### flow/design.v
module bitonic_comp #(parameter DATA_WIDTH = 8, POLARITY = 0)
(clk, reset, valid, A, B, H, L, done);
input clk;
input reset;
input valid;
input [DATA_WIDTH-1:0] A;
input [DATA_WIDTH-1:0] B;
output [DATA_WIDTH-1:0] H;
output [DATA_WIDTH-1:0] L;
output done;
reg [DATA_WIDTH-1:0] H_r;
reg [DATA_WIDTH-1:0] L_r;
reg done_r;
wire comp;
assign comp = A < B;
assign H = H_r;
assign L = L_r;
assign done = done_r;
always @(posedge clk) begin
	if(reset) begin
		H_r <= 0;
		L_r <= 0;
		done_r <= 0;
	end else if(valid) begin
		if(POLARITY) begin
			H_r <= comp ? B : A;
			L_r <= comp ? A : B;
		end else begin
			H_r <= comp ? A : B;
			L_r <= comp ? B : A;
		end
		done_r <= 1;
	end else begin
		H_r <= 0;
		L_r <= 0;
		done_r <= 0;
	end
end
endmodule
module bitonic_node #(parameter DATA_WIDTH = 8, NODE_ORDER = 1, NODE_DWIDTH = 8, POLARITY = 1)
(clk, reset, valid, data_in, done, data_out);
input clk;
input reset;
input valid;
input [NODE_DWIDTH-1:0] data_in;
output done;
output [NODE_DWIDTH-1:0] data_out;
localparam NUM_COMP = 2**(NODE_ORDER-1);
genvar i_comp;
wire [NUM_COMP-1:0] nodes_done;
assign done = &nodes_done;
generate for(i_comp = 0; i_comp < NUM_COMP; i_comp = i_comp + 1) begin : comp_gen
	wire [DATA_WIDTH-1:0] A;
	wire [DATA_WIDTH-1:0] B;
	wire [DATA_WIDTH-1:0] H;
	wire [DATA_WIDTH-1:0] L;
	assign A = data_in[DATA_WIDTH*(i_comp + 1)-1-:DATA_WIDTH];
	assign B = data_in[DATA_WIDTH*(i_comp + 1 + NUM_COMP)-1-:DATA_WIDTH];
	assign data_out[DATA_WIDTH*(i_comp + 1)-1-:DATA_WIDTH] = H;
	assign data_out[DATA_WIDTH*(i_comp + 1 + NUM_COMP)-1-:DATA_WIDTH] = L;
	bitonic_comp #(.DATA_WIDTH(DATA_WIDTH), .POLARITY(POLARITY)) comp_constr (.clk(clk), .reset(reset), .valid(valid), .A(A), .B(B), .H(H), .L(L), .done(nodes_done[i_comp]));
end endgenerate
endmodule
module bitonic_block
#(parameter DATA_WIDTH = 8, BLOCK_DEPTH = 1, POLARITY = 0)
(clk, reset, data_in, valid, done, data_out);
input clk;
input reset;
input [2**BLOCK_DEPTH*DATA_WIDTH-1:0] data_in;
input valid;
output done;
output [2**BLOCK_DEPTH*DATA_WIDTH-1:0] data_out;
localparam T_WIDTH = 2**BLOCK_DEPTH*DATA_WIDTH;
localparam STATE_NUMS = $clog2(BLOCK_DEPTH + 1);
wire [T_WIDTH-1:0] bstage_outs [BLOCK_DEPTH:0];
wire [BLOCK_DEPTH:0] bstage_ready;
assign bstage_outs[0] = data_in;
assign bstage_ready[0] = valid;
assign done = bstage_ready[BLOCK_DEPTH] == 1;
assign data_out = done ? bstage_outs[BLOCK_DEPTH] : 0;
genvar i_bstage;
genvar i_node;
generate for(i_bstage = 0; i_bstage < BLOCK_DEPTH; i_bstage = i_bstage + 1) begin : bstage_gen
	localparam n_nodes = 2**i_bstage;
	wire [n_nodes-1:0] nodes_ready;
	assign bstage_ready[i_bstage + 1] = &nodes_ready;
	for(i_node = 0; i_node < n_nodes; i_node = i_node + 1) begin : node_gen
		localparam NODE_DWIDTH = DATA_WIDTH * 2**(BLOCK_DEPTH - i_bstage);
		wire [NODE_DWIDTH-1:0] node_data_in;
		assign node_data_in = bstage_outs[i_bstage][NODE_DWIDTH*(i_node+1)-1-:NODE_DWIDTH];
		wire [NODE_DWIDTH-1:0] node_data_out;
		bitonic_node #(.DATA_WIDTH(DATA_WIDTH), .NODE_ORDER(BLOCK_DEPTH - i_bstage), .NODE_DWIDTH(NODE_DWIDTH), .POLARITY(POLARITY)) node_constr (.clk(clk), .reset(reset), .valid(bstage_ready[i_bstage]), .data_in(node_data_in), .done(nodes_ready[i_node]), .data_out(node_data_out));
		assign bstage_outs[i_bstage+1][NODE_DWIDTH*(i_node+1)-1-:NODE_DWIDTH] = node_data_out;
	end
end endgenerate
endmodule
module bitonic_top
#(parameter NUM_INPUT = 16, DATA_WIDTH = 8)
(clk, reset, data_in, valid, done, data_out);
input clk;
input reset;
input [NUM_INPUT * DATA_WIDTH - 1:0] data_in;
input valid;
output done;
output [NUM_INPUT * DATA_WIDTH - 1:0] data_out;
localparam STAGES = $clog2(NUM_INPUT);
localparam ALL_WIDTH = NUM_INPUT * DATA_WIDTH;
wire [ALL_WIDTH - 1:0] stage_data [STAGES:0];
wire [STAGES:0] stage_ready;
assign stage_data[0] = data_in;
assign stage_ready[0] = valid;
assign done = stage_ready[STAGES] == 1;
assign data_out = stage_data[STAGES];
genvar i_stage;
genvar i_block;
generate for(i_stage = 0; i_stage < STAGES; i_stage = i_stage + 1) begin : stages_gen
	localparam BLOCK_COUNT = NUM_INPUT/(2**(i_stage+1));
	localparam BLOCK_DWIDTH = DATA_WIDTH*2**(i_stage+1);
	localparam BLOCK_DEPTH = i_stage + 1;
	wire [BLOCK_COUNT - 1:0] blks_done;
	assign stage_ready[i_stage+1] = &blks_done;
	for(i_block = 0; i_block < BLOCK_COUNT; i_block = i_block + 1) begin
		wire [BLOCK_DWIDTH-1:0] block_in;
		wire [BLOCK_DWIDTH-1:0] block_out;
		assign block_in = stage_data[i_stage][BLOCK_DWIDTH*(i_block+1)-1-:BLOCK_DWIDTH];
		assign stage_data[i_stage+1][BLOCK_DWIDTH*(i_block+1)-1-:BLOCK_DWIDTH] = block_out;
		bitonic_block #(.DATA_WIDTH(DATA_WIDTH), .BLOCK_DEPTH(BLOCK_DEPTH), .POLARITY(i_block%2)) blk_const (.clk(clk), .reset(reset), .data_in(block_in), .data_out(block_out), .done(blks_done[i_block]), .valid(stage_ready[i_stage]));
	end
end endgenerate
endmodule
### flow/run.sh
#!/bin/bash
# the make line also repeats each setting of config.mk as NAME=value (left out here)
make -C /OpenROAD-flow-scripts/flow DESIGN_CONFIG=/design/flow/config.mk WORK_HOME=/design/flow/orfs CLKGATE_MAP_FILE= finish
### flow/config.mk
export PLATFORM = sky130hd
export DESIGN_NAME = bitonic_top
export DESIGN_NICKNAME = bitonic_top
export VERILOG_FILES = /design/flow/design.v
export SDC_FILE = /design/flow/constraint.sdc
export NUM_CORES = 4
export LEC_CHECK = 0
export CAP_MARGIN = 40
export CORE_MARGIN = 7
export CORE_UTILIZATION = 67
export GPL_TIMING_DRIVEN = 0
export MIN_ROUTING_LAYER = met1
export PLACE_DENSITY_LB_ADDON = 0.2
export SLEW_MARGIN = 0
### flow/constraint.sdc
create_clock -name core_clock -period 3.56 [get_ports {clk}]
set_input_delay 0.7120 -clock core_clock [delete_from_list [all_inputs] [get_ports {clk}]]
set_output_delay 0.7120 -clock core_clock [all_outputs]
set_load 0.01 [all_outputs]
==> results of run 1 <==
-- through the flow --
stage / util (%) / cells / area (um^2) / hold WS, ps / power, mW
6_report: 76.6 / 10500 / 85100 / 486 / 31.7
4_1_cts: 76.3 / 10500 / 84800 / 492 / 31.6
3_5_place_dp: 71.9 / 10300 / 79900 / 477 / 17.3
3_3_place_gp: 71.9 / 10300 / 79900 / 471 / 17.2
2_1_floorplan: - / 8527 / 75500 / 453 / 16.6
5_1_grt: 76.6 / 10500 / 85100 / 513 / 32.6
-- per-layer routing --
layer / routed length [um] / global-route usage (%) / vias to the layer above
met1: 87200 / 41.7 / 33500
met4: 33100 / 41.0 / 14
li1: - / - / 32500
met2: 121000 / 68.2 / 5046
met5: 94 / 0 / -
met3: 22400 / 8.82 / 1633
-- layout make-up --
| cell class | instances | area share, % |
|---|---|---|
| sequential | 1290 | 30.3 |
| clock inverter | 67 | 1.07 |
| timing repair buffer | 276 | 3.23 |
| buffer | 711 | 4.67 |
| antenna | 10 | 0.0294 |
| multi-input combinational | 6102 | 52.2 |
| clock buffer | 175 | 4.37 |
| tap | 1488 | 2.19 |
| inverter | 424 | 1.87 |
-- timing repair --
action	4_1_cts	5_1_grt
hold endpoints to repair	0	0
setup buffers	0	5
pin swaps	2	10
endpoints found under the setup margin	393	133
resized	73	36
==> flow_results.xml, run 1 <==
<?xml version="1.0" encoding="UTF-8"?>
<metrics>
  <group name="synth">
    <metric name="dominantRegCellSynth" unit="">dfxtp_1</metric>
    <metric name="syn_area_per_cell" unit="um^2">8.85</metric>
    <metric name="synthesis.nets" unit="">9218</metric>
    <metric name="yosysSeqAreaShare" unit="%">34.2</metric>
    <metric name="muxShareOfSynthArea" unit="%">8.25</metric>
    <metric name="mappedNetlistArea" unit="um^2">75500</metric>
    <metric name="top_cells_by_count" unit="">1,290 x dfxtp_1, 1,199 x nand3_1, 600 x nand2_1, 560 x ha_1, 533 x o211ai_1</metric>
    <metric name="ys_cells" unit="">8527</metric>
    <metric name="ys.warnings.count" unit="">10</metric>
    <metric name="async_reset_ff_share" unit="%">0</metric>
    <metric name="postSynthRegisterBits" unit="">1290</metric>
    <metric name="logic_family" unit="">simple AND/OR/NAND/NOR gates</metric>
    <metric name="synth_xor_xnor_area_share" unit="%">0</metric>
    <metric name="synth_largest_type_area_fraction" unit="%">34.2</metric>
    <metric name="post_synth_aoi_oai_area" unit="%">18.8</metric>
    <metric name="enable_flop_cells" unit="">0</metric>
    <metric name="post_synth_fa_ha_maj_area_fraction" unit="%">9.29</metric>
    <metric name="synth-area-yosys" unit="um^2">75500</metric>
    <metric name="synth_simple_gate_area_share" unit="%">22.1</metric>
    <metric name="yosys_top_cell_by_area" unit="">dfxtp_1</metric>
    <metric name="netlist_top_cells_area" unit="">dfxtp_1 34%, ha_1 9.3%, nand3_1 8.0%</metric>
    <metric name="synth.distinct_cells" unit="">52</metric>
    <metric name="top_cell" unit="">dfxtp_1</metric>
    <metric name="synth_cells" unit="">8527</metric>
  </group>
  <group name="critical_path">
    <metric name="timing.critical_path.to_type" unit="">flip-flop</metric>
    <metric name="critical_path_arrival" unit="ps">4300</metric>
    <metric name="crit_path_category" unit="">flip-flop to flip-flop</metric>
    <metric name="ff2ff_path_depth" unit="">13</metric>
    <metric name="logic_depth_of_the_worst_path_buffers_included" unit="">13</metric>
    <metric name="cp_data_required_time" unit="ps">4220</metric>
    <metric name="worst-path-buf-inv" unit="">6</metric>
    <metric name="cp_slowest_cell" unit="">dfxtp_1</metric>
    <metric name="rrSetupSlack" unit="ps">-80</metric>
    <metric name="critical-path-top-delay-family" unit="">buffers and inverters</metric>
    <metric name="crit_path_start_kind" unit="">flip-flop</metric>
    <metric name="worst-path-max-fanout" unit="">10</metric>
    <metric name="crit_path_cell_trace" unit="">buf_6 &gt; buf_4 &gt; clkbuf_8 &gt; buf_4 &gt; buf_2 &gt; nand2_1 &gt; ha_1 &gt; nand3_1 &gt; nor4_2 &gt; o21a_2 &gt; buf_6 &gt; o21ai_0 &gt; a21oi_1</metric>
    <metric name="cp_slowest_stage_delay" unit="ps">480</metric>
  </group>
  <group name="floorplanning">
    <metric name="core_region_area" unit="um^2">111000</metric>
    <metric name="floorplan.die.height" unit="um">350</metric>
    <metric name="die_x" unit="um">350</metric>
    <metric name="initial_utilization" unit="%">67.9</metric>
    <metric name="floorplan.io_pins" unit="">260</metric>
    <metric name="fp.dieArea" unit="um^2">122000</metric>
    <metric name="core.rowCount" unit="">122</metric>
  </group>
  <group name="pwr">
    <metric name="leakagePower" unit="nW">30.5</metric>
    <metric name="power.share.combinational" unit="%">7.4</metric>
    <metric name="combinationalPower" unit="mW">2.35</metric>
    <metric name="dominant_power_group" unit="">sequential cells</metric>
    <metric name="p_int" unit="mW">24.2</metric>
    <metric name="powerSeq" unit="mW">14.7</metric>
    <metric name="clock_power" unit="mW">14.6</metric>
    <metric name="peakVddDrop" unit="V">0.000537</metric>
    <metric name="p_switching" unit="mW">7.49</metric>
    <metric name="power.density_cell_area" unit="nW/um^2">372</metric>
    <metric name="sequential_power_share" unit="%">46.5</metric>
    <metric name="power.share.switching" unit="%">23.6</metric>
    <metric name="p_clk_share" unit="%">46.1</metric>
  </group>
  <group name="clocking">
    <metric name="cts_htree_levels" unit="">4</metric>
    <metric name="clock.latency.late_pin" unit="ps">800</metric>
    <metric name="cts_made_buffers" unit="">132</metric>
    <metric name="post_cts_hold_buffer_count" unit="">0</metric>
    <metric name="clk_pin_slew" unit="ps">60</metric>
    <metric name="tritoncts_clock_tree" unit="">yes</metric>
    <metric name="clock_sink_count" unit="">1290</metric>
    <metric name="root_buffer" unit="">clkbuf_16</metric>
    <metric name="clock_tree.buffer_depth" unit="">3</metric>
  </group>
  <group name="route">
    <metric name="route.detailed.wl_per_inst" unit="um">25.0</metric>
    <metric name="dr.pass1.iters" unit="">8</metric>
    <metric name="drc" unit="">0</metric>
    <metric name="num_vias" unit="">72800</metric>
    <metric name="antenna_left" unit="">0</metric>
    <metric name="wl" unit="um">264000</metric>
    <metric name="detail_route.iter0.violations" unit="">7943</metric>
    <metric name="detail_route.vias_per_cell" unit="">6.90</metric>
  </group>
  <group name="global_routing">
    <metric name="grt_overflow_total" unit="">0</metric>
    <metric name="grt_first_pass_wirelength" unit="um">400000</metric>
    <metric name="antenna_violations_before_repair" unit="">15</metric>
    <metric name="first_global_vias" unit="">70700</metric>
    <metric name="grt_usage" unit="%">40.9</metric>
    <metric name="grt_start_max_net_pins" unit="">17</metric>
  </group>
  <group name="placed_design">
    <metric name="place_hpwl" unit="um">199000</metric>
    <metric name="buffer_ports.inserted" unit="">258</metric>
    <metric name="globalplace.congestion" unit="">1.14</metric>
    <metric name="placement.setup.worst_slack" unit="ps">-1100</metric>
  </group>
  <group name="finish">
    <metric name="design.final.nets" unit="">9628</metric>
    <metric name="seq_area" unit="um^2">25800</metric>
    <metric name="layout.filler_cells" unit="">7614</metric>
    <metric name="mi_logic_area" unit="um^2">44400</metric>
    <metric name="flow.area_growth_from_synthesis" unit="%">12.8</metric>
  </group>
  <group name="sta">
    <metric name="final-setup-viol-count" unit="">5</metric>
    <metric name="clock.fmax" unit="MHz">275</metric>
    <metric name="finalSetupTns" unit="ps">-190</metric>
    <metric name="final-max-slew-violation-count" unit="">0</metric>
    <metric name="final_hold_viol_count" unit="">0</metric>
    <metric name="tightest_slew" unit="ps">1030</metric>
    <metric name="maxSlewHeadroom" unit="%">31.5</metric>
    <metric name="fin_crit_share" unit="%">102</metric>
    <metric name="finalWorstSetupSlack" unit="ps">-82.1</metric>
    <metric name="fin_worst_skew" unit="ps">23.5</metric>
    <metric name="finalWorstPathRequiredPeriod" unit="ps">3640</metric>
  </group>
  <group name="job">
    <metric name="stage_log_warnings" unit="">27</metric>
    <metric name="timing.max_cap.violations" unit="">0</metric>
  </group>
  <group name="outcome">
    <metric name="status" unit="">finished with violations</metric>
    <metric name="check-failures" unit="">negative setup slack</metric>
  </group>
  <group name="hold_path">
    <metric name="min_path_type" unit="">flip-flop to flip-flop</metric>
    <metric name="worst_hold_path.num_cells" unit="">2</metric>
  </group>
</metrics>
==> inputs of run 2 (changes only) <==
CAP_MARGIN = 15   (was 40)
CORE_MARGIN = 2   (was 7)
CORE_UTILIZATION = 72   (was 67)
CTS_CLUSTER_DIAMETER = 104   (was not set)
GPL_TIMING_DRIVEN = not set   (was 0)
MIN_ROUTING_LAYER = not set   (was met1)
PLACE_DENSITY_LB_ADDON = not set   (was 0.2)
SETUP_SLACK_MARGIN = -0.15   (was not set)
SLEW_MARGIN = 20   (was 0)
clock period = 2.11 ns   (was 3.56 ns; I/O delays follow)
==> flow_results.xml, run 2 <==
<?xml version="1.0" encoding="UTF-8"?>
<metrics>
  <group name="outcome">
    <metric name="status" unit="">aborted with a tool error</metric>
    <metric name="flow.stopped_at" unit="">5_1_grt</metric>
  </group>
  <group name="synth">
    <metric name="ys_cells" unit="">8527</metric>
    <metric name="async_reset_ff_share" unit="%">0</metric>
    <metric name="syn_area_per_cell" unit="um^2">8.85</metric>
    <metric name="muxShareOfSynthArea" unit="%">8.25</metric>
    <metric name="synth.distinct_cells" unit="">52</metric>
    <metric name="yosys_top_cell_by_area" unit="">dfxtp_1</metric>
    <metric name="synth_simple_gate_area_share" unit="%">22.1</metric>
    <metric name="logic_family" unit="">simple AND/OR/NAND/NOR gates</metric>
    <metric name="netlist_top_cells_area" unit="">dfxtp_1 34%, ha_1 9.3%, nand3_1 8.0%</metric>
    <metric name="post_synth_aoi_oai_area" unit="%">18.8</metric>
    <metric name="synth_xor_xnor_area_share" unit="%">0</metric>
    <metric name="post_synth_fa_ha_maj_area_fraction" unit="%">9.29</metric>
    <metric name="top_cell" unit="">dfxtp_1</metric>
    <metric name="synth_cells" unit="">8527</metric>
    <metric name="synth_largest_type_area_fraction" unit="%">34.2</metric>
    <metric name="ys.warnings.count" unit="">10</metric>
    <metric name="mappedNetlistArea" unit="um^2">75500</metric>
    <metric name="dominantRegCellSynth" unit="">dfxtp_1</metric>
    <metric name="yosysSeqAreaShare" unit="%">34.2</metric>
    <metric name="synth-area-yosys" unit="um^2">75500</metric>
    <metric name="synthesis.nets" unit="">9218</metric>
    <metric name="enable_flop_cells" unit="">0</metric>
    <metric name="top_cells_by_count" unit="">1,290 x dfxtp_1, 1,199 x nand3_1, 600 x nand2_1, 560 x ha_1, 533 x o211ai_1</metric>
    <metric name="postSynthRegisterBits" unit="">1290</metric>
  </group>
  <group name="floorplanning">
    <metric name="floorplan.io_pins" unit="">260</metric>
    <metric name="floorplan.die.height" unit="um">328</metric>
    <metric name="core_region_area" unit="um^2">104000</metric>
    <metric name="fp.dieArea" unit="um^2">107000</metric>
    <metric name="die_x" unit="um">328</metric>
    <metric name="initial_utilization" unit="%">72.7</metric>
    <metric name="core.rowCount" unit="">118</metric>
  </group>
  <group name="clocking">
    <metric name="clock_tree.buffer_depth" unit="">3</metric>
    <metric name="post_cts_hold_buffer_count" unit="">0</metric>
    <metric name="root_buffer" unit="">clkbuf_16</metric>
    <metric name="clock_sink_count" unit="">1290</metric>
    <metric name="cts_made_buffers" unit="">135</metric>
    <metric name="cts_htree_levels" unit="">4</metric>
  </group>
  <group name="placed_design">
    <metric name="globalplace.congestion" unit="">1.01</metric>
    <metric name="placed_cell_area" unit="um^2">86100</metric>
    <metric name="buffer_ports.inserted" unit="">259</metric>
    <metric name="place_hpwl" unit="um">163000</metric>
    <metric name="dp_cells" unit="">10600</metric>
  </group>
</metrics>
==> run 2: repair_timing <==
action                                 in CTS
buffers inserted                           79
pin swaps                                 176
setup endpoints to repair                 370
cloned                                     33
endpoints found under the hold margin       0
resized                                   574
==> run 2: metrics by stage <==
step	total power [mW]	worst slack, ps	TNS [ps]
floorplan	28.0	-200	-40220
global placement	29.4	-538	-158930
detailed placement	29.6	-701	-204380
CTS	55.0	-311	-87800
==> inputs of run 3 (changes only) <==
ABC_AREA = 1   (was not set)
CAP_MARGIN = 5   (was 15)
CTS_CLUSTER_DIAMETER = 97   (was 104)
CTS_CLUSTER_SIZE = 74   (was not set)
SETUP_SLACK_MARGIN = 0.09   (was -0.15)
clock period = 1.26 ns   (was 2.11 ns; I/O delays follow)
==> flow_results.xml, run 3 <==
<?xml version="1.0" encoding="UTF-8"?>
<metrics>
  <group name="outcome">
    <metric name="status" unit="">aborted with a tool error</metric>
    <metric name="flow.stopped_at" unit="">5_1_grt</metric>
    <metric name="firstError" unit="">[ERROR GRT-0116] Global routing finished with congestion. Check the congestion regions in the DRC Viewer.</metric>
  </group>
  <group name="synth">
    <metric name="dominantRegCellSynth" unit="">dfxtp_1</metric>
    <metric name="post_synth_aoi_oai_area" unit="%">11.8</metric>
    <metric name="mappedNetlistArea" unit="um^2">70000</metric>
    <metric name="synth.distinct_cells" unit="">20</metric>
    <metric name="synth_simple_gate_area_share" unit="%">30.0</metric>
    <metric name="syn_area_per_cell" unit="um^2">6.63</metric>
    <metric name="synth_cells" unit="">10600</metric>
    <metric name="yosys_top_cell_by_area" unit="">dfxtp_1</metric>
    <metric name="enable_flop_cells" unit="">0</metric>
    <metric name="top_cell" unit="">nand2_1</metric>
    <metric name="synth_xor_xnor_area_share" unit="%">0</metric>
    <metric name="synth-area-yosys" unit="um^2">70000</metric>
    <metric name="ys_cells" unit="">10600</metric>
    <metric name="yosysSeqAreaShare" unit="%">36.9</metric>
    <metric name="muxShareOfSynthArea" unit="%">0</metric>
    <metric name="netlist_top_cells_area" unit="">dfxtp_1 37%, nand2_1 13%, ha_1 10%</metric>
    <metric name="top_cells_by_count" unit="">2,452 x nand2_1, 1,542 x nor2_1, 1,377 x inv_1, 1,328 x a21oi_1, 1,290 x dfxtp_1</metric>
    <metric name="async_reset_ff_share" unit="%">0</metric>
    <metric name="postSynthRegisterBits" unit="">1290</metric>
    <metric name="post_synth_fa_ha_maj_area_fraction" unit="%">10.0</metric>
    <metric name="synth_largest_type_area_fraction" unit="%">36.9</metric>
    <metric name="logic_family" unit="">simple AND/OR/NAND/NOR gates</metric>
    <metric name="ys.warnings.count" unit="">10</metric>
    <metric name="synthesis.nets" unit="">11200</metric>
  </group>
  <group name="placed_design">
    <metric name="place_hpwl" unit="um">181000</metric>
    <metric name="placement.setup.worst_slack" unit="ps">-885</metric>
    <metric name="buffer_ports.inserted" unit="">259</metric>
    <metric name="globalplace.congestion" unit="">1.04</metric>
  </group>
  <group name="floorplanning">
    <metric name="floorplan.io_pins" unit="">260</metric>
    <metric name="core.rowCount" unit="">114</metric>
    <metric name="die_x" unit="um">316</metric>
    <metric name="core_region_area" unit="um^2">96600</metric>
    <metric name="floorplan.die.height" unit="um">316</metric>
    <metric name="initial_utilization" unit="%">72.5</metric>
    <metric name="fp.dieArea" unit="um^2">99700</metric>
  </group>
  <group name="clocking">
    <metric name="clock_sink_count" unit="">1290</metric>
    <metric name="cts_made_buffers" unit="">37</metric>
    <metric name="clock_tree.buffer_depth" unit="">3</metric>
    <metric name="root_buffer" unit="">clkbuf_16</metric>
    <metric name="cts_htree_levels" unit="">2</metric>
  </group>
  <group name="global_routing">
    <metric name="grt_overflow_total" unit="">1419</metric>
    <metric name="grt_usage" unit="%">86.8</metric>
  </group>
</metrics>
## run 3: through the flow
step | instance area (um^2) | cells
after floorplan | 71400 | 10600
after global placement | 90300 | 13600
after detailed placement | 90300 | 13600
after CTS | 93300 | 13700
## run 3: per-layer routing
metal  GRT usage (%)  overflow
met1            82.9        15
met2             102       871
met3            73.7        35
met4            95.6       493
met5            42.5         5
## run 3: repair_timing
item,CTS
endpoints found under the setup margin,1412
hold buffers,0
buffers inserted,50
pin swaps,34
resized,548
cloned,20
endpoints found under the hold margin,0
==> inputs of run 4 (changes only) <==
ABC_AREA = not set   (was 1)
CAP_MARGIN = 20   (was 5)
CORE_ASPECT_RATIO = 1.17   (was not set)
CTS_CLUSTER_DIAMETER = 234   (was 97)
CTS_CLUSTER_SIZE = 24   (was 74)
GPL_TIMING_DRIVEN = 1   (was not set)
SETUP_SLACK_MARGIN = -0.19   (was 0.09)
SLEW_MARGIN = 15   (was 20)
TNS_END_PERCENT = 95   (was not set)
clock period = 2.28 ns   (was 1.26 ns; I/O delays follow)
==> flow_results.xml, run 4 <==
<?xml version="1.0" encoding="UTF-8"?>
<metrics>
  <group name="synth">
    <metric name="enable_flop_cells" unit="">0</metric>
    <metric name="top_cells_by_count" unit="">1,290 x dfxtp_1, 1,199 x nand3_1, 600 x nand2_1, 560 x ha_1, 533 x o211ai_1</metric>
    <metric name="muxShareOfSynthArea" unit="%">8.25</metric>
    <metric name="ys_cells" unit="">8527</metric>
    <metric name="syn_area_per_cell" unit="um^2">8.85</metric>
    <metric name="synth_xor_xnor_area_share" unit="%">0</metric>
    <metric name="netlist_top_cells_area" unit="">dfxtp_1 34%, ha_1 9.3%, nand3_1 8.0%</metric>
    <metric name="synth.distinct_cells" unit="">52</metric>
    <metric name="synth_simple_gate_area_share" unit="%">22.1</metric>
    <metric name="yosys_top_cell_by_area" unit="">dfxtp_1</metric>
    <metric name="post_synth_aoi_oai_area" unit="%">18.8</metric>
    <metric name="logic_family" unit="">simple AND/OR/NAND/NOR gates</metric>
    <metric name="mappedNetlistArea" unit="um^2">75500</metric>
    <metric name="synth_largest_type_area_fraction" unit="%">34.2</metric>
    <metric name="post_synth_fa_ha_maj_area_fraction" unit="%">9.29</metric>
    <metric name="synth_cells" unit="">8527</metric>
    <metric name="top_cell" unit="">dfxtp_1</metric>
    <metric name="yosysSeqAreaShare" unit="%">34.2</metric>
    <metric name="ys.warnings.count" unit="">10</metric>
    <metric name="synthesis.nets" unit="">9218</metric>
    <metric name="postSynthRegisterBits" unit="">1290</metric>
    <metric name="synth-area-yosys" unit="um^2">75500</metric>
    <metric name="async_reset_ff_share" unit="%">0</metric>
    <metric name="dominantRegCellSynth" unit="">dfxtp_1</metric>
  </group>
  <group name="pwr">
    <metric name="peakVddDrop" unit="V">0.000633</metric>
    <metric name="p_switching" unit="mW">9.29</metric>
    <metric name="powerSeq" unit="mW">23.0</metric>
    <metric name="p_clk_share" unit="%">30.3</metric>
    <metric name="power" unit="mW">38.7</metric>
    <metric name="clock_power" unit="mW">11.7</metric>
    <metric name="power.density_cell_area" unit="nW/um^2">450</metric>
    <metric name="power.share.switching" unit="%">24.0</metric>
    <metric name="sequential_power_share" unit="%">59.4</metric>
    <metric name="power.share.combinational" unit="%">10.3</metric>
    <metric name="leakagePower" unit="nW">32.7</metric>
    <metric name="p_int" unit="mW">29.4</metric>
    <metric name="combinationalPower" unit="mW">3.96</metric>
    <metric name="dominant_power_group" unit="">sequential cells</metric>
  </group>
  <group name="critical_path">
    <metric name="worst-path-max-fanout" unit="">44</metric>
    <metric name="critical-path-top-delay-family" unit="">AND-OR/OR-AND gates</metric>
    <metric name="logic_depth_of_the_worst_path_buffers_included" unit="">10</metric>
    <metric name="timing.critical_path.to_type" unit="">flip-flop</metric>
    <metric name="crit_path_category" unit="">flip-flop to flip-flop</metric>
    <metric name="crit_path_cell_trace" unit="">buf_12 &gt; buf_4 &gt; nand2_1 &gt; ha_1 &gt; a21oi_1 &gt; o211ai_1 &gt; buf_4 &gt; o21a_1 &gt; or3_1 &gt; a21oi_1</metric>
    <metric name="ff2ff_path_depth" unit="">10</metric>
    <metric name="cp_data_required_time" unit="ps">2880</metric>
    <metric name="rrSetupSlack" unit="ps">-250</metric>
    <metric name="critical_path_arrival" unit="ps">3130</metric>
    <metric name="cp_slowest_cell" unit="">dfxtp_4</metric>
    <metric name="crit_path_start_kind" unit="">flip-flop</metric>
    <metric name="worst-path-buf-inv" unit="">3</metric>
    <metric name="cp_slowest_stage_delay" unit="ps">390</metric>
  </group>
  <group name="hold_path">
    <metric name="hold_path.startpoint" unit="">data_in[15]</metric>
    <metric name="min_path_type" unit="">input port to flip-flop</metric>
    <metric name="worst_hold_path.num_cells" unit="">3</metric>
  </group>
  <group name="finish">
    <metric name="layout.filler_cells" unit="">6579</metric>
    <metric name="flow.area_growth_from_synthesis" unit="%">13.8</metric>
    <metric name="seq_area" unit="um^2">25800</metric>
    <metric name="mi_logic_area" unit="um^2">44800</metric>
    <metric name="design.final.nets" unit="">9737</metric>
    <metric name="utilization" unit="%">82.5</metric>
  </group>
  <group name="clocking">
    <metric name="clk_pin_slew" unit="ps">90</metric>
    <metric name="tritoncts_clock_tree" unit="">yes</metric>
    <metric name="cts_htree_levels" unit="">2</metric>
    <metric name="clock_sink_count" unit="">1290</metric>
    <metric name="clock_tree.buffer_depth" unit="">3</metric>
    <metric name="clock.latency.late_pin" unit="ps">710</metric>
    <metric name="cts_made_buffers" unit="">59</metric>
    <metric name="root_buffer" unit="">clkbuf_16</metric>
  </group>
  <group name="sta">
    <metric name="fin_crit_share" unit="%">111</metric>
    <metric name="finalWorstSetupSlack" unit="ps">-253</metric>
    <metric name="finalSetupTns" unit="ps">-26320</metric>
    <metric name="maxSlewHeadroom" unit="%">31.1</metric>
    <metric name="final-setup-viol-count" unit="">374</metric>
    <metric name="final_hold_viol_count" unit="">0</metric>
    <metric name="fin_worst_skew" unit="ps">27.7</metric>
    <metric name="finalWorstPathRequiredPeriod" unit="ps">2530</metric>
    <metric name="tightest_slew" unit="ps">1030</metric>
    <metric name="rsz0062_at_grt" unit="">true</metric>
    <metric name="clock.fmax" unit="MHz">395</metric>
    <metric name="final-max-slew-violation-count" unit="">0</metric>
  </group>
  <group name="route">
    <metric name="detail_route.vias_per_cell" unit="">6.70</metric>
    <metric name="dr.pass1.iters" unit="">9</metric>
    <metric name="wl" unit="um">217000</metric>
    <metric name="num_vias" unit="">69800</metric>
    <metric name="route.detailed.wl_per_inst" unit="um">20.8</metric>
    <metric name="drc" unit="">0</metric>
    <metric name="antenna_left" unit="">0</metric>
    <metric name="detail_route.iter0.violations" unit="">6802</metric>
  </group>
  <group name="floorplanning">
    <metric name="fp.dieArea" unit="um^2">107000</metric>
    <metric name="initial_utilization" unit="%">72.5</metric>
    <metric name="floorplan.die.height" unit="um">354</metric>
    <metric name="core_region_area" unit="um^2">104000</metric>
    <metric name="core.rowCount" unit="">128</metric>
    <metric name="die_x" unit="um">303</metric>
    <metric name="floorplan.io_pins" unit="">260</metric>
  </group>
  <group name="global_routing">
    <metric name="first_global_vias" unit="">65000</metric>
    <metric name="grt_start_max_net_pins" unit="">66</metric>
    <metric name="grt_first_pass_wirelength" unit="um">337000</metric>
    <metric name="antenna_violations_before_repair" unit="">13</metric>
    <metric name="grt_usage" unit="%">38.3</metric>
    <metric name="grt_overflow_total" unit="">0</metric>
  </group>
  <group name="outcome">
    <metric name="status" unit="">finished with violations</metric>
    <metric name="check-failures" unit="">negative setup slack</metric>
  </group>
  <group name="placed_design">
    <metric name="placement.setup.worst_slack" unit="ps">-468</metric>
    <metric name="place_hpwl" unit="um">160000</metric>
    <metric name="globalplace.congestion" unit="">0.993</metric>
    <metric name="buffer_ports.inserted" unit="">259</metric>
  </group>
  <group name="job">
    <metric name="timing.max_cap.violations" unit="">0</metric>
    <metric name="stage_log_warnings" unit="">30</metric>
  </group>
</metrics>
-- run 4: per-layer routing --
layer / wire [um] / part of all wire [%] / global-route usage [%]
met1: 77300 / 36 / 41.4
met2: 106000 / 49 / 67.0
met3: 13700 / 6.3 / 5.79
met4: 19500 / 9.0 / 29.0
met5: 83 / 0.038 / 0
-- run 4: timing repair --
| action | 4_1_cts | 5_1_grt |
|---|---|---|
| setup buffers | 7 | 24 |
| setup endpoints to repair | 137 | 190 |
| hold buffers | 0 | 0 |
| pin swaps | 3 | 75 |
| gates resized | 140 | 128 |
| cloned | 4 | 17 |
-- run 4: layout make-up --
type,count,area share (%)
inverters,424,1.89
diodes,8,0.0233
well taps,1365,1.99
clock inverters,1,0.0102
flip-flops and latches,1290,30.1
clock buffers,62,1.78
multi-input cells,6114,52.1
repair buffers,1157,12.1
-- run 4: through the flow --
stage               hold WS [ps]  instance area (um^2)  std cells
floorplan                    453                 75500       8527
global placement             469                 83300      10300
detailed placement           473                 83300      10300
CTS                          398                 84900      10400
global route                 427                 85900      10400
finish                       432                 85900      10400
==> inputs of run 5 (changes only) <==
MAX_ROUTING_LAYER = met4   (was not set)
SETUP_SLACK_MARGIN = 0.68   (was -0.19)
clock period = 2.9 ns   (was 2.28 ns; I/O delays follow)
==> flow_results.xml, run 5 <==
<?xml version="1.0" encoding="UTF-8"?>
<metrics>
  <group name="sta">
    <metric name="final-max-slew-violation-count" unit="">0</metric>
    <metric name="fin_crit_share" unit="%">114</metric>
    <metric name="finalSetupTns" unit="ps">-5460</metric>
    <metric name="tightest_slew" unit="ps">1070</metric>
    <metric name="final_hold_viol_count" unit="">0</metric>
    <metric name="maxSlewHeadroom" unit="%">27.9</metric>
    <metric name="finalWorstSetupSlack" unit="ps">-413</metric>
    <metric name="finalWorstPathRequiredPeriod" unit="ps">3310</metric>
    <metric name="fin_worst_skew" unit="ps">45.3</metric>
    <metric name="clock.fmax" unit="MHz">302</metric>
    <metric name="rsz0062_at_grt" unit="">true</metric>
    <metric name="final-setup-viol-count" unit="">37</metric>
  </group>
  <group name="pwr">
    <metric name="dominant_power_group" unit="">sequential cells</metric>
    <metric name="peakVddDrop" unit="V">0.000544</metric>
    <metric name="combinationalPower" unit="mW">3.90</metric>
    <metric name="sequential_power_share" unit="%">57.4</metric>
    <metric name="leakagePower" unit="nW">33.1</metric>
    <metric name="power.share.combinational" unit="%">12.4</metric>
    <metric name="power.share.switching" unit="%">25.9</metric>
    <metric name="p_int" unit="mW">23.4</metric>
    <metric name="p_switching" unit="mW">8.18</metric>
    <metric name="powerSeq" unit="mW">18.1</metric>
    <metric name="clock_power" unit="mW">9.55</metric>
    <metric name="power.density_cell_area" unit="nW/um^2">350</metric>
    <metric name="p_clk_share" unit="%">30.3</metric>
  </group>
  <group name="clocking">
    <metric name="cts_htree_levels" unit="">2</metric>
    <metric name="root_buffer" unit="">clkbuf_16</metric>
    <metric name="clock_tree.buffer_depth" unit="">3</metric>
    <metric name="tritoncts_clock_tree" unit="">yes</metric>
    <metric name="cts_made_buffers" unit="">59</metric>
    <metric name="clock_sink_count" unit="">1290</metric>
    <metric name="clk_pin_slew" unit="ps">110</metric>
    <metric name="clock.latency.late_pin" unit="ps">810</metric>
  </group>
  <group name="synth">
    <metric name="synth_cells" unit="">8527</metric>
    <metric name="synthesis.nets" unit="">9218</metric>
    <metric name="top_cells_by_count" unit="">1,290 x dfxtp_1, 1,199 x nand3_1, 600 x nand2_1, 560 x ha_1, 533 x o211ai_1</metric>
    <metric name="synth.distinct_cells" unit="">52</metric>
    <metric name="muxShareOfSynthArea" unit="%">8.25</metric>
    <metric name="enable_flop_cells" unit="">0</metric>
    <metric name="post_synth_fa_ha_maj_area_fraction" unit="%">9.29</metric>
    <metric name="dominantRegCellSynth" unit="">dfxtp_1</metric>
    <metric name="yosysSeqAreaShare" unit="%">34.2</metric>
    <metric name="top_cell" unit="">dfxtp_1</metric>
    <metric name="synth_largest_type_area_fraction" unit="%">34.2</metric>
    <metric name="synth_xor_xnor_area_share" unit="%">0</metric>
    <metric name="async_reset_ff_share" unit="%">0</metric>
    <metric name="yosys_top_cell_by_area" unit="">dfxtp_1</metric>
    <metric name="netlist_top_cells_area" unit="">dfxtp_1 34%, ha_1 9.3%, nand3_1 8.0%</metric>
    <metric name="ys.warnings.count" unit="">10</metric>
    <metric name="ys_cells" unit="">8527</metric>
    <metric name="postSynthRegisterBits" unit="">1290</metric>
    <metric name="logic_family" unit="">simple AND/OR/NAND/NOR gates</metric>
    <metric name="post_synth_aoi_oai_area" unit="%">18.8</metric>
    <metric name="synth-area-yosys" unit="um^2">75500</metric>
    <metric name="synth_simple_gate_area_share" unit="%">22.1</metric>
    <metric name="syn_area_per_cell" unit="um^2">8.85</metric>
    <metric name="mappedNetlistArea" unit="um^2">75500</metric>
  </group>
  <group name="finish">
    <metric name="flow.area_growth_from_synthesis" unit="%">19.7</metric>
    <metric name="design.final.nets" unit="">9601</metric>
    <metric name="seq_area" unit="um^2">25900</metric>
    <metric name="fin_area" unit="um^2">90300</metric>
    <metric name="utilization" unit="%">86.8</metric>
    <metric name="mi_logic_area" unit="um^2">49100</metric>
    <metric name="layout.filler_cells" unit="">5375</metric>
  </group>
  <group name="critical_path">
    <metric name="cp_slowest_stage_delay" unit="ps">1000</metric>
    <metric name="timing.critical_path.to_type" unit="">flip-flop</metric>
    <metric name="rrSetupSlack" unit="ps">-410</metric>
    <metric name="crit_path_category" unit="">flip-flop to flip-flop</metric>
    <metric name="logic_depth_of_the_worst_path_buffers_included" unit="">9</metric>
    <metric name="worst_path_most_repeated_cell" unit="">buf_4</metric>
    <metric name="ff2ff_path_depth" unit="">9</metric>
    <metric name="cp_slowest_cell" unit="">dfxtp_1</metric>
    <metric name="worst-path-max-fanout" unit="">8</metric>
    <metric name="crit_path_start_kind" unit="">flip-flop</metric>
    <metric name="critical-path-top-delay-family" unit="">flip-flops</metric>
    <metric name="critical_path_arrival" unit="ps">3920</metric>
    <metric name="crit_path_cell_trace" unit="">nand2_2 &gt; ha_4 &gt; and4bb_1 &gt; nor4_4 &gt; buf_4 &gt; o21ai_4 &gt; buf_4 &gt; nand3_1 &gt; a21oi_1</metric>
    <metric name="worst-path-buf-inv" unit="">2</metric>
    <metric name="cp_data_required_time" unit="ps">3510</metric>
  </group>
  <group name="route">
    <metric name="antenna_left" unit="">0</metric>
    <metric name="drc" unit="">0</metric>
    <metric name="num_vias" unit="">75500</metric>
    <metric name="detail_route.vias_per_cell" unit="">7.32</metric>
    <metric name="detail_route.iter0.violations" unit="">11000</metric>
    <metric name="wl" unit="um">276000</metric>
    <metric name="route.detailed.wl_per_inst" unit="um">26.7</metric>
    <metric name="dr.pass1.iters" unit="">10</metric>
  </group>
  <group name="global_routing">
    <metric name="grt_usage" unit="%">45.5</metric>
    <metric name="grt_overflow_total" unit="">0</metric>
    <metric name="grt_first_pass_wirelength" unit="um">382000</metric>
    <metric name="antenna_violations_before_repair" unit="">41</metric>
    <metric name="grt_start_max_net_pins" unit="">83</metric>
    <metric name="first_global_vias" unit="">69100</metric>
  </group>
  <group name="outcome">
    <metric name="check-failures" unit="">negative setup slack</metric>
    <metric name="status" unit="">finished with violations</metric>
  </group>
  <group name="job">
    <metric name="timing.max_cap.violations" unit="">0</metric>
    <metric name="stage_log_warnings" unit="">32</metric>
  </group>
  <group name="floorplanning">
    <metric name="initial_utilization" unit="%">72.5</metric>
    <metric name="die_x" unit="um">303</metric>
    <metric name="fp.dieArea" unit="um^2">107000</metric>
    <metric name="floorplan.die.height" unit="um">354</metric>
    <metric name="core.rowCount" unit="">128</metric>
    <metric name="floorplan.io_pins" unit="">260</metric>
    <metric name="core_region_area" unit="um^2">104000</metric>
  </group>
  <group name="hold_path">
    <metric name="min_path_type" unit="">input port to flip-flop</metric>
    <metric name="worst_hold_path.num_cells" unit="">3</metric>
    <metric name="hold_path.startpoint" unit="">data_in[110]</metric>
  </group>
  <group name="placed_design">
    <metric name="placed_cell_area" unit="um^2">79700</metric>
    <metric name="globalplace.congestion" unit="">1.04</metric>
    <metric name="place_hpwl" unit="um">154000</metric>
    <metric name="buffer_ports.inserted" unit="">259</metric>
  </group>
</metrics>
run 5: area by class of cell:
type	count	area share, %
clock inverter	3	0.0374
clock buffer	62	1.67
inverter	424	1.83
timing repair buffer	1007	11.4
tap	1365	1.89
multi-input combinational	6128	54.3
antenna	47	0.130
sequential	1290	28.7
run 5: through the flow:
step	cells	total power, mW	hold slack, ps	setup slack, ps
global route	10300	32.2	421	-463
floorplan	8527	20.5	453	616
CTS	10200	30.8	487	275
detailed placement	9780	21.1	479	-21.4
global placement	9780	21.0	469	76.9
finish	10300	31.6	427	-413
run 5: layer usage:
metal,routed length [um],vias to the layer above,GRT usage [%]
li1,-,32500,-
met5,0,-,-
met2,122000,5862,73.4
met1,88300,34700,48.0
met3,33400,2432,10.1
met4,32500,0,35.7
run 5: what timing repair did:
action,in CTS,in global routing
setup endpoints to repair,824,906
hold buffers,0,0
pin swaps,385,131
buffers inserted,288,78
gates cloned,64,4
gates resized,1237,450
==> inputs of run 6 (changes only) <==
CELL_PAD_IN_SITES_DETAIL_PLACEMENT = 1   (was not set)
CELL_PAD_IN_SITES_GLOBAL_PLACEMENT = 3   (was not set)
CORE_ASPECT_RATIO = not set   (was 1.17)
CORE_MARGIN = 10   (was 2)
CORE_UTILIZATION = 40   (was 72)
CTS_CLUSTER_DIAMETER = not set   (was 234)
CTS_CLUSTER_SIZE = 44   (was 24)
GPL_ROUTABILITY_DRIVEN = 0   (was not set)
MAX_ROUTING_LAYER = not set   (was met4)
MIN_ROUTING_LAYER = met1   (was not set)
SETUP_SLACK_MARGIN = 0.72   (was 0.68)
SLEW_MARGIN = 20   (was 15)
TNS_END_PERCENT = 65   (was 95)
clock period = 3.0 ns   (was 2.9 ns; I/O delays follow)
==> flow_results.xml, run 6 <==
<?xml version="1.0" encoding="UTF-8"?>
<metrics>
  <group name="global_routing">
    <metric name="grt_usage" unit="%">24.7</metric>
    <metric name="grt_first_pass_wirelength" unit="um">412000</metric>
    <metric name="first_global_vias" unit="">70000</metric>
    <metric name="grt_start_max_net_pins" unit="">66</metric>
    <metric name="grt_overflow_total" unit="">0</metric>
    <metric name="antenna_violations_before_repair" unit="">7</metric>
  </group>
  <group name="critical_path">
    <metric name="crit_path_start_kind" unit="">flip-flop</metric>
    <metric name="worst-path-buf-inv" unit="">8</metric>
    <metric name="cp_data_required_time" unit="ps">3740</metric>
    <metric name="worst-path-max-fanout" unit="">8</metric>
    <metric name="crit_path_category" unit="">flip-flop to flip-flop</metric>
    <metric name="rrSetupSlack" unit="ps">360</metric>
    <metric name="logic_depth_of_the_worst_path_buffers_included" unit="">15</metric>
    <metric name="timing.critical_path.to_type" unit="">flip-flop</metric>
    <metric name="cp_slowest_stage_delay" unit="ps">360</metric>
    <metric name="critical-path-top-delay-family" unit="">buffers and inverters</metric>
    <metric name="worst_path_most_repeated_cell" unit="">buf_12</metric>
    <metric name="critical_path_arrival" unit="ps">3380</metric>
    <metric name="crit_path_cell_trace" unit="">buf_12 &gt; buf_12 &gt; buf_12 &gt; buf_8 &gt; buf_16 &gt; buf_8 &gt; buf_6 &gt; nand2_4 &gt; ha_4 &gt; a21oi_2 &gt; o211ai_1 &gt; buf_4 &gt; o21a_4 &gt; o21ai_1 &gt; a21oi_2</metric>
    <metric name="cp_slowest_cell" unit="">dfxtp_4</metric>
    <metric name="ff2ff_path_depth" unit="">15</metric>
  </group>
  <group name="route">
    <metric name="wl" unit="um">280000</metric>
    <metric name="num_vias" unit="">69800</metric>
    <metric name="antenna_left" unit="">0</metric>
    <metric name="detail_route.vias_per_cell" unit="">5.92</metric>
    <metric name="route.detailed.wl_per_inst" unit="um">23.8</metric>
    <metric name="detail_route.iter0.violations" unit="">3793</metric>
    <metric name="drc" unit="">0</metric>
    <metric name="dr.pass1.iters" unit="">6</metric>
  </group>
  <group name="finish">
    <metric name="design.final.nets" unit="">9872</metric>
    <metric name="flow.area_growth_from_synthesis" unit="%">33.2</metric>
    <metric name="layoutNonFillerInstCount" unit="">11800</metric>
    <metric name="utilization" unit="%">53.6</metric>
  </group>
  <group name="floorplanning">
    <metric name="floorplan.io_pins" unit="">260</metric>
    <metric name="die_x" unit="um">454</metric>
    <metric name="floorplan.die.height" unit="um">454</metric>
    <metric name="core_region_area" unit="um^2">188000</metric>
    <metric name="initial_utilization" unit="%">40.2</metric>
    <metric name="fp.dieArea" unit="um^2">206000</metric>
    <metric name="core.rowCount" unit="">159</metric>
  </group>
  <group name="synth">
    <metric name="async_reset_ff_share" unit="%">0</metric>
    <metric name="yosys_top_cell_by_area" unit="">dfxtp_1</metric>
    <metric name="synth_simple_gate_area_share" unit="%">22.1</metric>
    <metric name="ys_cells" unit="">8527</metric>
    <metric name="yosysSeqAreaShare" unit="%">34.2</metric>
    <metric name="netlist_top_cells_area" unit="">dfxtp_1 34%, ha_1 9.3%, nand3_1 8.0%</metric>
    <metric name="mappedNetlistArea" unit="um^2">75500</metric>
    <metric name="post_synth_aoi_oai_area" unit="%">18.8</metric>
    <metric name="synth_largest_type_area_fraction" unit="%">34.2</metric>
    <metric name="synth_cells" unit="">8527</metric>
    <metric name="muxShareOfSynthArea" unit="%">8.25</metric>
    <metric name="ys.warnings.count" unit="">10</metric>
    <metric name="synth-area-yosys" unit="um^2">75500</metric>
    <metric name="post_synth_fa_ha_maj_area_fraction" unit="%">9.29</metric>
    <metric name="synthesis.nets" unit="">9218</metric>
    <metric name="synth_xor_xnor_area_share" unit="%">0</metric>
    <metric name="top_cell" unit="">dfxtp_1</metric>
    <metric name="logic_family" unit="">simple AND/OR/NAND/NOR gates</metric>
    <metric name="top_cells_by_count" unit="">1,290 x dfxtp_1, 1,199 x nand3_1, 600 x nand2_1, 560 x ha_1, 533 x o211ai_1</metric>
    <metric name="postSynthRegisterBits" unit="">1290</metric>
    <metric name="synth.distinct_cells" unit="">52</metric>
    <metric name="enable_flop_cells" unit="">0</metric>
    <metric name="dominantRegCellSynth" unit="">dfxtp_1</metric>
    <metric name="syn_area_per_cell" unit="um^2">8.85</metric>
  </group>
  <group name="pwr">
    <metric name="sequential_power_share" unit="%">42.8</metric>
    <metric name="leakagePower" unit="nW">36.5</metric>
    <metric name="powerSeq" unit="mW">17.6</metric>
    <metric name="p_switching" unit="mW">10.2</metric>
    <metric name="combinationalPower" unit="mW">4.02</metric>
    <metric name="clock_power" unit="mW">19.5</metric>
    <metric name="power.share.combinational" unit="%">9.8</metric>
    <metric name="power.density_cell_area" unit="nW/um^2">408</metric>
    <metric name="dominant_power_group" unit="">the clock network</metric>
    <metric name="p_int" unit="mW">30.8</metric>
    <metric name="power.share.switching" unit="%">24.9</metric>
    <metric name="peakVddDrop" unit="V">0.000502</metric>
    <metric name="p_clk_share" unit="%">47.4</metric>
  </group>
  <group name="clocking">
    <metric name="cts_made_buffers" unit="">152</metric>
    <metric name="clock_sink_count" unit="">1290</metric>
    <metric name="tritoncts_clock_tree" unit="">yes</metric>
    <metric name="root_buffer" unit="">clkbuf_16</metric>
    <metric name="clock_tree.buffer_depth" unit="">3</metric>
    <metric name="cts_htree_levels" unit="">4</metric>
    <metric name="post_cts_hold_buffer_count" unit="">0</metric>
    <metric name="clk_pin_slew" unit="ps">60</metric>
    <metric name="clock.latency.late_pin" unit="ps">840</metric>
  </group>
  <group name="sta">
    <metric name="tightest_slew" unit="ps">1090</metric>
    <metric name="finalSetupTns" unit="ps">0</metric>
    <metric name="clock.fmax" unit="MHz">379</metric>
    <metric name="fin_worst_skew" unit="ps">37.1</metric>
    <metric name="final_hold_viol_count" unit="">0</metric>
    <metric name="final-setup-viol-count" unit="">0</metric>
    <metric name="fin_crit_share" unit="%">88.0</metric>
    <metric name="finalWorstPathRequiredPeriod" unit="ps">2640</metric>
    <metric name="fin_worst_hold_slack" unit="ps">457</metric>
    <metric name="maxSlewHeadroom" unit="%">27.3</metric>
    <metric name="final-max-slew-violation-count" unit="">0</metric>
    <metric name="rsz0062_at_grt" unit="">true</metric>
  </group>
  <group name="placed_design">
    <metric name="place_hpwl" unit="um">188000</metric>
    <metric name="buffer_ports.inserted" unit="">259</metric>
    <metric name="dp_cells" unit="">11000</metric>
  </group>
  <group name="hold_path">
    <metric name="min_path_type" unit="">input port to flip-flop</metric>
    <metric name="hold_path.startpoint" unit="">data_in[126]</metric>
    <metric name="worst_hold_path.num_cells" unit="">3</metric>
  </group>
  <group name="job">
    <metric name="timing.max_cap.violations" unit="">0</metric>
    <metric name="stage_log_warnings" unit="">31</metric>
  </group>
  <group name="outcome">
    <metric name="status" unit="">no timing/DRC/antenna violations</metric>
  </group>
</metrics>
[run 6: final cells by class]
cell class              instances  area, um^2
diodes                          4        10.0
clock buffers                 203        4250
clock inverters                78        1030
fillers                     20400       87100
inverters                     424        1680
multi-input cells            6122       51900
flip-flops and latches       1290       25900
well taps                    2495        3120
repair buffers               1191       12600
[run 6: per-layer routing]
metal,wire length (um),up-vias,GRT usage (%)
met4,15900,6,11.6
met1,116000,34600,29.6
met5,41,-,0
met3,8920,626,2.98
li1,-,33100,-
met2,140000,1487,43.6
[run 6: timing repair]
| action | 4_1_cts | 5_1_grt |
|---|---|---|
| buffers inserted | 247 | 183 |
| gates resized | 1438 | 1338 |
| pin swaps | 396 | 520 |
| hold endpoints to repair | 0 | 0 |
| cloned | 66 | 20 |
| endpoints found under the setup margin | 782 | 829 |
[run 6: metrics by stage]
step | cell area [um^2] | power, mW | worst slack (ps)
global route | 101000 | 42.5 | 310
global placement | 81400 | 20.5 | 117
detailed placement | 81400 | 20.5 | 44.2
finish | 101000 | 41.0 | 360
CTS | 94200 | 40.8 | 385
floorplan | 75900 | 19.7 | 684
==> inputs of run 7 (changes only) <==
CAP_MARGIN = 15   (was 20)
CELL_PAD_IN_SITES_DETAIL_PLACEMENT = not set   (was 1)
CELL_PAD_IN_SITES_GLOBAL_PLACEMENT = not set   (was 3)
CORE_MARGIN = 2   (was 10)
CORE_UTILIZATION = 72   (was 40)
CTS_CLUSTER_DIAMETER = 59   (was not set)
CTS_CLUSTER_SIZE = 15   (was 44)
GPL_ROUTABILITY_DRIVEN = not set   (was 0)
GPL_TIMING_DRIVEN = not set   (was 1)
MIN_ROUTING_LAYER = not set   (was met1)
SETUP_SLACK_MARGIN = 0.31   (was 0.72)
TNS_END_PERCENT = not set   (was 65)
clock period = 2.45 ns   (was 3.0 ns; I/O delays follow)
==> flow_results.xml, run 7 <==
<?xml version="1.0" encoding="UTF-8"?>
<metrics>
  <group name="outcome">
    <metric name="status" unit="">finished with violations</metric>
    <metric name="check-failures" unit="">negative setup slack</metric>
  </group>
  <group name="clocking">
    <metric name="root_buffer" unit="">clkbuf_16</metric>
    <metric name="clk_pin_slew" unit="ps">70</metric>
    <metric name="cts_made_buffers" unit="">113</metric>
    <metric name="clock_tree.buffer_depth" unit="">3</metric>
    <metric name="clock_sink_count" unit="">1290</metric>
    <metric name="post_cts_hold_buffer_count" unit="">0</metric>
    <metric name="tritoncts_clock_tree" unit="">yes</metric>
    <metric name="clock.latency.late_pin" unit="ps">730</metric>
    <metric name="cts_htree_levels" unit="">3</metric>
  </group>
  <group name="job">
    <metric name="timing.max_cap.violations" unit="">0</metric>
    <metric name="stage_log_warnings" unit="">32</metric>
  </group>
  <group name="route">
    <metric name="detail_route.iter0.violations" unit="">7815</metric>
    <metric name="route.detailed.wl_per_inst" unit="um">21.6</metric>
    <metric name="dr.pass1.iters" unit="">13</metric>
    <metric name="wl" unit="um">224000</metric>
    <metric name="antenna_left" unit="">0</metric>
    <metric name="drc" unit="">0</metric>
    <metric name="detail_route.vias_per_cell" unit="">6.80</metric>
    <metric name="num_vias" unit="">70700</metric>
  </group>
  <group name="synth">
    <metric name="synth_simple_gate_area_share" unit="%">22.1</metric>
    <metric name="async_reset_ff_share" unit="%">0</metric>
    <metric name="dominantRegCellSynth" unit="">dfxtp_1</metric>
    <metric name="ys.warnings.count" unit="">10</metric>
    <metric name="synth_cells" unit="">8527</metric>
    <metric name="yosys_top_cell_by_area" unit="">dfxtp_1</metric>
    <metric name="top_cells_by_count" unit="">1,290 x dfxtp_1, 1,199 x nand3_1, 600 x nand2_1, 560 x ha_1, 533 x o211ai_1</metric>
    <metric name="synth_largest_type_area_fraction" unit="%">34.2</metric>
    <metric name="ys_cells" unit="">8527</metric>
    <metric name="mappedNetlistArea" unit="um^2">75500</metric>
    <metric name="synth-area-yosys" unit="um^2">75500</metric>
    <metric name="synthesis.nets" unit="">9218</metric>
    <metric name="syn_area_per_cell" unit="um^2">8.85</metric>
    <metric name="enable_flop_cells" unit="">0</metric>
    <metric name="post_synth_fa_ha_maj_area_fraction" unit="%">9.29</metric>
    <metric name="post_synth_aoi_oai_area" unit="%">18.8</metric>
    <metric name="yosysSeqAreaShare" unit="%">34.2</metric>
    <metric name="synth_xor_xnor_area_share" unit="%">0</metric>
    <metric name="netlist_top_cells_area" unit="">dfxtp_1 34%, ha_1 9.3%, nand3_1 8.0%</metric>
    <metric name="logic_family" unit="">simple AND/OR/NAND/NOR gates</metric>
    <metric name="muxShareOfSynthArea" unit="%">8.25</metric>
    <metric name="top_cell" unit="">dfxtp_1</metric>
    <metric name="synth.distinct_cells" unit="">52</metric>
    <metric name="postSynthRegisterBits" unit="">1290</metric>
  </group>
  <group name="pwr">
    <metric name="power.density_cell_area" unit="nW/um^2">481</metric>
    <metric name="combinationalPower" unit="mW">3.70</metric>
    <metric name="p_switching" unit="mW">10.4</metric>
    <metric name="p_clk_share" unit="%">40.7</metric>
    <metric name="power.share.switching" unit="%">24.6</metric>
    <metric name="leakagePower" unit="nW">33.8</metric>
    <metric name="dominant_power_group" unit="">sequential cells</metric>
    <metric name="peakVddDrop" unit="V">0.000591</metric>
    <metric name="powerSeq" unit="mW">21.4</metric>
    <metric name="clock_power" unit="mW">17.2</metric>
    <metric name="p_int" unit="mW">31.9</metric>
    <metric name="sequential_power_share" unit="%">50.6</metric>
    <metric name="power.share.combinational" unit="%">8.7</metric>
  </group>
  <group name="sta">
    <metric name="tightest_slew" unit="ps">1060</metric>
    <metric name="final-max-slew-violation-count" unit="">0</metric>
    <metric name="fin_worst_skew" unit="ps">29.5</metric>
    <metric name="maxSlewHeadroom" unit="%">29.3</metric>
    <metric name="final_hold_viol_count" unit="">0</metric>
    <metric name="fin_crit_share" unit="%">118</metric>
    <metric name="final-setup-viol-count" unit="">26</metric>
    <metric name="clock.fmax" unit="MHz">345</metric>
    <metric name="finalWorstSetupSlack" unit="ps">-448</metric>
    <metric name="rsz0062_at_grt" unit="">true</metric>
    <metric name="finalWorstPathRequiredPeriod" unit="ps">2900</metric>
  </group>
  <group name="hold_path">
    <metric name="min_path_type" unit="">input port to flip-flop</metric>
    <metric name="hold_path.startpoint" unit="">data_in[95]</metric>
    <metric name="worst_hold_path.num_cells" unit="">3</metric>
  </group>
  <group name="placed_design">
    <metric name="place_hpwl" unit="um">155000</metric>
    <metric name="placement.setup.worst_slack" unit="ps">-390</metric>
    <metric name="buffer_ports.inserted" unit="">259</metric>
    <metric name="placed_cell_area" unit="um^2">82400</metric>
    <metric name="globalplace.congestion" unit="">1.03</metric>
  </group>
  <group name="global_routing">
    <metric name="first_global_vias" unit="">64300</metric>
    <metric name="antenna_violations_before_repair" unit="">2</metric>
    <metric name="grt_first_pass_wirelength" unit="um">332000</metric>
    <metric name="grt_usage" unit="%">37.3</metric>
    <metric name="grt_overflow_total" unit="">0</metric>
    <metric name="grt_start_max_net_pins" unit="">66</metric>
  </group>
  <group name="critical_path">
    <metric name="cp_slowest_cell" unit="">a21oi_1</metric>
    <metric name="critical_path_arrival" unit="ps">3450</metric>
    <metric name="worst-path-max-fanout" unit="">22</metric>
    <metric name="critical-path-top-delay-family" unit="">AND-OR/OR-AND gates</metric>
    <metric name="crit_path_cell_trace" unit="">buf_6 &gt; clkbuf_16 &gt; nand2_1 &gt; ha_4 &gt; nand3_4 &gt; nor4_4 &gt; o21ai_2 &gt; buf_4 &gt; a21o_1 &gt; a21oi_1</metric>
    <metric name="crit_path_category" unit="">flip-flop to flip-flop</metric>
    <metric name="logic_depth_of_the_worst_path_buffers_included" unit="">10</metric>
    <metric name="rrSetupSlack" unit="ps">-450</metric>
    <metric name="cp_data_required_time" unit="ps">3000</metric>
    <metric name="worst-path-buf-inv" unit="">3</metric>
    <metric name="timing.critical_path.to_type" unit="">flip-flop</metric>
    <metric name="ff2ff_path_depth" unit="">10</metric>
    <metric name="crit_path_start_kind" unit="">flip-flop</metric>
    <metric name="cp_slowest_stage_delay" unit="ps">480</metric>
  </group>
  <group name="finish">
    <metric name="fin_area" unit="um^2">87900</metric>
    <metric name="mi_logic_area" unit="um^2">45700</metric>
    <metric name="seq_area" unit="um^2">25900</metric>
    <metric name="layout.filler_cells" unit="">5942</metric>
    <metric name="flow.area_growth_from_synthesis" unit="%">16.5</metric>
    <metric name="design.final.nets" unit="">9641</metric>
  </group>
  <group name="floorplanning">
    <metric name="core.rowCount" unit="">118</metric>
    <metric name="core_region_area" unit="um^2">104000</metric>
    <metric name="die_x" unit="um">328</metric>
    <metric name="initial_utilization" unit="%">72.7</metric>
    <metric name="floorplan.die.height" unit="um">328</metric>
    <metric name="fp.dieArea" unit="um^2">107000</metric>
    <metric name="floorplan.io_pins" unit="">260</metric>
  </group>
</metrics>
run 7: layout make-up:
class                           count  area share (%)
Timing Repair Buffer             1009            10.9
Clock buffer                      132            3.44
Clock inverter                     45           0.460
Antenna cell                        2         0.00569
Tap cell                         1380            1.96
Inverter                          424            1.85
Sequential cell                  1290            29.4
Multi-Input combinational cell   6112            52.0
run 7: repair_timing:
item | in CTS | in global routing
resized | 159 | 359
setup buffers | 0 | 59
setup endpoints to repair | 873 | 954
gates cloned | 2 | 24
pin swaps | 1 | 116
run 7: routing by layer:
metal	vias up	wire (um)	GRT usage [%]
met3	1041	16100	4.25
met4	4	18100	23.3
met2	3882	107000	65.2
met1	33200	82600	43.7
met5	-	31	0
li1	32500	-	-
run 7: per-stage QoR:
stage	cells	utilization [%]	power (mW)	TNS, ps	hold WS, ps
floorplan	8527	-	24.2	0	453
global placement	10100	79.3	25.2	-23940	467
detailed placement	10100	79.3	25.4	-35740	479
CTS	10300	82.8	42.2	-8000	403
global route	10400	84.7	43.5	-4110	467
finish	10400	84.7	42.3	-1470	417
==> inputs of run 8 (changes only) <==
CTS_CLUSTER_DIAMETER = 104   (was 59)
CTS_CLUSTER_SIZE = not set   (was 15)
SETUP_SLACK_MARGIN = -0.17   (was 0.31)
clock period = 2.31 ns   (was 2.45 ns; I/O delays follow)
==> flow_results.xml, run 8 <==
<?xml version="1.0" encoding="UTF-8"?>
<metrics>
  <group name="pwr">
    <metric name="p_switching" unit="mW">11.6</metric>
    <metric name="powerSeq" unit="mW">22.7</metric>
    <metric name="power.share.combinational" unit="%">7.8</metric>
    <metric name="p_int" unit="mW">37.2</metric>
    <metric name="sequential_power_share" unit="%">46.5</metric>
    <metric name="power.density_cell_area" unit="nW/um^2">553</metric>
    <metric name="combinationalPower" unit="mW">3.82</metric>
  </group>
  <group name="critical_path">
    <metric name="ff2ff_path_depth" unit="">8</metric>
    <metric name="worst-path-max-fanout" unit="">30</metric>
    <metric name="timing.critical_path.to_type" unit="">flip-flop</metric>
    <metric name="worst-path-buf-inv" unit="">1</metric>
    <metric name="rrSetupSlack" unit="ps">-280</metric>
    <metric name="logic_depth_of_the_worst_path_buffers_included" unit="">8</metric>
    <metric name="critical_path_arrival" unit="ps">3270</metric>
    <metric name="cp_slowest_cell" unit="">dfxtp_4</metric>
  </group>
  <group name="synth">
    <metric name="enable_flop_cells" unit="">0</metric>
    <metric name="syn_area_per_cell" unit="um^2">8.85</metric>
    <metric name="postSynthRegisterBits" unit="">1290</metric>
    <metric name="synth.distinct_cells" unit="">52</metric>
    <metric name="synth_simple_gate_area_share" unit="%">22.1</metric>
    <metric name="muxShareOfSynthArea" unit="%">8.25</metric>
    <metric name="async_reset_ff_share" unit="%">0</metric>
    <metric name="synth-area-yosys" unit="um^2">75500</metric>
    <metric name="synth_cells" unit="">8527</metric>
    <metric name="netlist_top_cells_area" unit="">dfxtp_1 34%, ha_1 9.3%, nand3_1 8.0%</metric>
    <metric name="logic_family" unit="">simple AND/OR/NAND/NOR gates</metric>
    <metric name="mappedNetlistArea" unit="um^2">75500</metric>
    <metric name="top_cell" unit="">dfxtp_1</metric>
    <metric name="synth_largest_type_area_fraction" unit="%">34.2</metric>
  </group>
  <group name="placed_design">
    <metric name="buffer_ports.inserted" unit="">259</metric>
    <metric name="globalplace.congestion" unit="">1.01</metric>
    <metric name="place_hpwl" unit="um">159000</metric>
    <metric name="placement.setup.worst_slack" unit="ps">-455</metric>
  </group>
  <group name="clocking">
    <metric name="root_buffer" unit="">clkbuf_16</metric>
    <metric name="clk_pin_slew" unit="ps">60</metric>
    <metric name="cts_htree_levels" unit="">4</metric>
    <metric name="clock.latency.late_pin" unit="ps">770</metric>
  </group>
  <group name="route">
    <metric name="antenna_left" unit="">0</metric>
    <metric name="wl" unit="um">225000</metric>
    <metric name="dr.pass1.iters" unit="">6</metric>
    <metric name="detail_route.vias_per_cell" unit="">6.77</metric>
    <metric name="detail_route.iter0.violations" unit="">8055</metric>
  </group>
  <group name="finish">
    <metric name="layoutNonFillerInstCount" unit="">10500</metric>
    <metric name="design.final.nets" unit="">9746</metric>
    <metric name="utilization" unit="%">85.1</metric>
    <metric name="layout.filler_cells" unit="">5930</metric>
    <metric name="seq_area" unit="um^2">25800</metric>
    <metric name="flow.area_growth_from_synthesis" unit="%">17.1</metric>
  </group>
  <group name="sta">
    <metric name="rsz0062_at_grt" unit="">true</metric>
    <metric name="final-setup-viol-count" unit="">414</metric>
    <metric name="maxSlewHeadroom" unit="%">33.6</metric>
    <metric name="tightest_slew" unit="ps">997</metric>
    <metric name="clock.fmax" unit="MHz">387</metric>
    <metric name="finalWorstPathRequiredPeriod" unit="ps">2590</metric>
    <metric name="fin_worst_skew" unit="ps">22.2</metric>
    <metric name="finalWorstSetupSlack" unit="ps">-276</metric>
    <metric name="fin_crit_share" unit="%">112</metric>
    <metric name="finalSetupTns" unit="ps">-23670</metric>
  </group>
  <group name="job">
    <metric name="timing.max_cap.violations" unit="">0</metric>
  </group>
  <group name="hold_path">
    <metric name="min_path_type" unit="">input port to flip-flop</metric>
    <metric name="worst_hold_path.num_cells" unit="">3</metric>
    <metric name="hold_path.startpoint" unit="">data_in[31]</metric>
  </group>
  <group name="global_routing">
    <metric name="grt_usage" unit="%">39.6</metric>
    <metric name="grt_first_pass_wirelength" unit="um">350000</metric>
    <metric name="grt_overflow_total" unit="">0</metric>
  </group>
  <group name="outcome">
    <metric name="status" unit="">finished with violations</metric>
    <metric name="check-failures" unit="">negative setup slack</metric>
  </group>
  <group name="floorplanning">
    <metric name="core.rowCount" unit="">118</metric>
    <metric name="initial_utilization" unit="%">72.7</metric>
    <metric name="fp.dieArea" unit="um^2">107000</metric>
    <metric name="core_region_area" unit="um^2">104000</metric>
  </group>
</metrics>
[run 8: layer usage]
| layer | up-vias | track usage, % | wire, um |
|---|---|---|---|
| li1 | 32800 | - | - |
| met1 | 33500 | 45.2 | 81900 |
| met2 | 4069 | 68.1 | 108000 |
| met3 | 1069 | 6.32 | 17400 |
| met4 | 10 | 27.6 | 18000 |
| met5 | - | 0 | 58 |
[run 8: through the flow]
step           hold WS, ps  instance area (um^2)
6_report               375                 88400
5_1_grt                374                 88300
2_1_floorplan          453                 75500
3_5_place_dp           475                 82900
4_1_cts                344                 87500
3_3_place_gp           469                 82900
[run 8: area by class of cell]
| type | count | share of cell area [%] |
|---|---|---|
| antenna | 2 | 0.00566 |
| inverter | 424 | 1.84 |
| multi-input combinational | 6113 | 50.6 |
| clock buffer | 171 | 4.28 |
| clock inverter | 71 | 0.895 |
| tap | 1380 | 1.95 |
| sequential | 1290 | 29.2 |
| timing repair buffer | 1092 | 11.2 |
[run 8: timing repair]
item                                    in CTS  in global routing
pin swaps                                    0                 56
hold endpoints to repair                     0                  0
gates resized                              134                 92
endpoints found under the setup margin     135                240
hold buffers                                 0                  0
setup buffers                                4                 21
gates cloned                                 4                 15
Power and IR drop assume default switching activity.
